job 2854:
// cordic_stage
module cordic_stage (clk, reset, X_i, Y_i, Z_i, X_O, Y_O, Z_O);
Size: ~7,000 cells after synthesis, ~58,000 sq um of cells after synthesis.
==> flow/config.mk <==
export PLATFORM = sky130hd
export DESIGN_NAME = cordic_stage
export DESIGN_NICKNAME = cordic_stage
export VERILOG_FILES = /design/flow/design.v
export SDC_FILE = /design/flow/constraint.sdc
export NUM_CORES = 4
export LEC_CHECK = 0
export CAP_MARGIN = 20
export CORE_MARGIN = 2
export CORE_UTILIZATION = 72
export CTS_CLUSTER_DIAMETER = 29
export CTS_CLUSTER_SIZE = 32
export PLACE_DENSITY = 0.35
export SETUP_SLACK_MARGIN = 0.91
export SLEW_MARGIN = 20
==> flow/constraint.sdc <==
create_clock -name core_clock -period 3.17 [get_ports {clk}]
set_input_delay 0.6340 -clock core_clock [delete_from_list [all_inputs] [get_ports {clk}]]
set_output_delay 0.6340 -clock core_clock [all_outputs]
set_load 0.01 [all_outputs]
run.sh (not shown) runs the stock make flow with config.mk's settings and CLKGATE_MAP_FILE=.
As the logs show, job 2854 stopped at 5_1_grt after a tool error, so it never reached the end of the flow.
The inputs of job 8679 differ from those of job 2854 as listed below.
diff --git a/flow/config.mk b/flow/config.mk
--- a/flow/config.mk
+++ b/flow/config.mk
@@ -11,4 +11 @@
-export CTS_CLUSTER_DIAMETER = 29
-export CTS_CLUSTER_SIZE = 32
-export PLACE_DENSITY = 0.35
-export SETUP_SLACK_MARGIN = 0.91
+export CTS_CLUSTER_DIAMETER = 139
==> flow/constraint.sdc <==
create_clock -name core_clock -period 2.73 [get_ports {clk}]
set_input_delay 0.5460 -clock core_clock [delete_from_list [all_inputs] [get_ports {clk}]]
set_output_delay 0.5460 -clock core_clock [all_outputs]
set_load 0.01 [all_outputs]
[summary]
- As the logs show, job 8679 stopped at 4_1_cts after a tool error, so it never reached the end of the flow.
- From job 2854 to job 8679, chip width did not move at all.
- Relative to job 2854, the post-placement cell area measured on job 8679 has increased by more than 10%.
- Relative to job 2854, number of instances in the placed design increased by 13% in job 8679.
- Re count of distinct cell types in the synthesized netlist: no difference whatsoever between job 8679 and job 2854.
- As far as multiplexer fraction of the synthesized cell area goes, job 2854 and job 8679 are indistinguishable; the numbers are identical.
Inputs modified between job 8679 and job 7023:
diff --git a/flow/config.mk b/flow/config.mk
--- a/flow/config.mk
+++ b/flow/config.mk
@@ -10,2 +10 @@
-export CORE_UTILIZATION = 72
-export CTS_CLUSTER_DIAMETER = 139
+export CORE_UTILIZATION = 70
==> flow/constraint.sdc <==
create_clock -name core_clock -period 3.17 [get_ports {clk}]
set_input_delay 0.6340 -clock core_clock [delete_from_list [all_inputs] [get_ports {clk}]]
set_output_delay 0.6340 -clock core_clock [all_outputs]
set_load 0.01 [all_outputs]
Findings:
- The flow completed for job 7023, but it is not clean: the layout still shows setup timing.
- Job 8679 → job 7023: HPWL reported at the end of detailed placement fell about 12%, die size rose 2.8%, vertical extent of the die rose about 1.4%, placed instance area fell about 10%.
- Comparing job 8679 against job 7023, there is no change at all in simple-gate portion of the synthesized area.
For job 4078, these inputs were changed with respect to job 7023:
diff --git a/flow/config.mk b/flow/config.mk
--- a/flow/config.mk
+++ b/flow/config.mk
@@ -10 +10 @@
-export CORE_UTILIZATION = 70
+export CORE_UTILIZATION = 69
==> flow/constraint.sdc <==
create_clock -name core_clock -period 2.09 [get_ports {clk}]
set_input_delay 0.4180 -clock core_clock [delete_from_list [all_inputs] [get_ports {clk}]]
set_output_delay 0.4180 -clock core_clock [all_outputs]
set_load 0.01 [all_outputs]
==> results <==
Tool error DPL-0038 stopped job 4078 during 4_1_cts; no final results.
When job 4078 is measured against job 7023, its final RePlAce weighted congestion turns out about 0.8% higher.
Row count ended up about 1% higher on job 4078 than on job 7023.
As far as mux share of post-synthesis cell area goes, job 4078 and job 7023 are indistinguishable; the numbers are identical.
Cmp job 7023 and job 4078 / die outline width / lower: job 7023
Cell count after placement is higher on job 4078
In job 4078, the effective utilization at floorplan came out 1.1 points below the value in job 7023.
Comparing job 7023 and job 4078, the higher pre-CTS worst setup slack is on job 7023.
Higher full die area goes to job 4078 over job 7023.
Job 4078 ended up with a higher placed standard-cell area than job 7023 did.

cordic_stage again, from the RTL that the note above started with.
clock: 1.02 ns
lec_check: 0
cap_margin: 20
core_margin: 2
core_utilization: 72
cts_cluster_diameter: 392
cts_cluster_size: 95
place_density_lb_addon: 0.0
slew_margin: 20
tns_end_percent: 5
The baseline never finished: it broke off in clock tree synthesis (4_1_cts), error DPL-0038.
Change:
ABC_AREA = 1   (was unset)
CTS_CLUSTER_DIAMETER = 395   (was 392)
CTS_CLUSTER_SIZE = unset   (was 95)
PLACE_DENSITY_LB_ADDON = unset   (was 0.0)
TNS_END_PERCENT = 45   (was 5)
clock period = 2.66 ns   (was 1.02 ns; I/O delays follow)
Outcome: The changed run finished but fails on negative setup slack. Die size rises by 3.8%. Area after synthesis rises by about 4%. Synthesized cell count rises by about 28%.
Change:
CTS_CLUSTER_DIAMETER = 400   (was 395)
CTS_CLUSTER_SIZE = 99   (was unset)
PLACE_DENSITY = 0.42   (was unset)
TNS_END_PERCENT = unset   (was 45)
clock period = 1.39 ns   (was 2.66 ns; I/O delays follow)
=> The new run failed in detailed placement (3_5_place_dp); die area stays the same; synthesized area is unchanged; synthesized cell count is unchanged.
Change:
ABC_AREA = unset   (was 1)
CORE_UTILIZATION = 40   (was 72)
CTS_CLUSTER_DIAMETER = unset   (was 400)
CTS_CLUSTER_SIZE = unset   (was 99)
PLACE_DENSITY = unset   (was 0.42)
SETUP_SLACK_MARGIN = 0.2   (was unset)
clock period = 3.52 ns   (was 1.39 ns; I/O delays follow)
What happened: Now the flow ran to the end with no violations; die area increases by 72%; synthesized area decreases by 3.7%; synthesized cell count decreases by 22%.

v12:
Starting RTL as in the previous note.
clock: 4.81 ns
lec_check: 0
cap_margin: 20
cell_pad_in_sites_global_placement: 2
core_margin: 2
core_utilization: 47
gpl_routability_driven: 0
gpl_timing_driven: 1
hold_slack_margin: 0.19
min_routing_layer: met2
setup_slack_margin: 0.04
slew_margin: 20
Setup changes, v12 to v20
- HOLD_SLACK_MARGIN: 0.19 -> unset
- SETUP_SLACK_MARGIN: 0.04 -> unset
- CELL_PAD_IN_SITES_GLOBAL_PLACEMENT: 2 -> unset
- CORE_UTILIZATION: 47 -> 40
- MIN_ROUTING_LAYER: met2 -> unset
- GPL_ROUTABILITY_DRIVEN: 0 -> unset
- GPL_TIMING_DRIVEN: 1 -> unset
- the clock period (ns, I/O delays scaled along): 4.81 -> 3.52
Compared with v12, total number of placement rows in v20 increased by a little under 10%.
From v12 to v20 the numbers moved as follows: chip area +17%, final area +2.3%, count of nets after finishing +124, hold slack -0.072 ns.
For v48, these inputs were changed with respect to v20:
- changing CORE_UTILIZATION from 40 to 68
- changing the clock period (ns, I/O delays scaled along) from 3.52 to 2.86
Notes after the runs:
Area of the mapped netlist came out exactly the same in v48 and v20. The share of flip-flops with an asynchronous set or reset on v20 is in line with that on v48. On v48: starting utilization of the core area is 29 points higher than what v20 gave. Placed cell count of v48 exceeds that of v20 slightly. Placer's final routability congestion estimate in v48 is about 8% higher than in v20. For the height of the chip, v48 came in 89 um lower than v20 did. The number of top-level pins was comparable across v48 and v20. Higher area of the core among v48 and v20: v20. Summary — total clock buffers created by CTS, v48 relative to v20: lower, by 3. Comparing horizontal die dimension for v48 and v20, the smaller number came from v48. v48 did not make it past 5_1_grt, where a tool error ended it. The flow did not stop early for v20: all stages ran, and the layout cleared the timing, design-rule and antenna checks.
#### Input delta (v28 over v48)
- CORE_UTILIZATION changed from 68 to 52
- the clock period (ns, I/O delays scaled along) changed from 2.86 to 3.52
==> comparison <==
- v48 | ERROR | 5_1_grt
- No stage failed in v28, and the final checks on the layout all came back clean.
- Between v48 and v28, the difference in count of buffers inserted at the top-level ports is negligible.
- From v48 to v28 the numbers moved as follows: die size rose by about 30%, number of top-level design ports stayed essentially flat, mux cell area share after synthesis stayed essentially flat, part of the Yosys area used for sequential elements stayed essentially flat, buffer levels on the longest clock path stayed essentially flat.
- Per the comparison of v28 with v48, post-placement cell count down about 5%; die boundary height up 42 um.
- Worst setup slack after placement: v28 vs v48 up 0.38 ns
- Of v48 and v28, the run reporting the higher placement row count was v28.

== the reference run ==
Starting RTL as in the previous note.
export LEC_CHECK = 0
export CAP_MARGIN = 20
export CORE_MARGIN = 2
export CORE_UTILIZATION = 67
export CTS_CLUSTER_DIAMETER = 362
export SLEW_MARGIN = 20
create_clock -name core_clock -period 3.25 [get_ports {clk}]
The reference run reached the end of the flow, and the finished layout is clean on the timing, design-rule and antenna checks.
#### Input delta (the trial run over the reference run)
--- a/flow/config.mk
+++ b/flow/config.mk
@@ -10,2 +10,3 @@
-export CORE_UTILIZATION = 67
-export CTS_CLUSTER_DIAMETER = 362
+export CORE_UTILIZATION = 69
+export CTS_CLUSTER_DIAMETER = 392
+export CTS_CLUSTER_SIZE = 95
==> flow/constraint.sdc <==
create_clock -name core_clock -period 1.18 [get_ports {clk}]
set_input_delay 0.2360 -clock core_clock [delete_from_list [all_inputs] [get_ports {clk}]]
set_output_delay 0.2360 -clock core_clock [all_outputs]
set_load 0.01 [all_outputs]
Status: the trial run FAILED at clock tree synthesis (tool error)
Taking the reference run as the reference, in the trial run number of placed I/O pins barely changed, floorplan-stage core utilization climbed 1.7 points.
From the trial run to the reference run, area fraction in full adders, half adders and majority gates did not move at all.
Die outline width (the trial run vs. the reference run) decreases slightly
Diff the reference run -> the trial run | die area | down by a few percent
Taking the reference run as the reference, in the trial run cell area after placement climbed about 30%; HPWL reported at the end of detailed placement climbed about 64%.
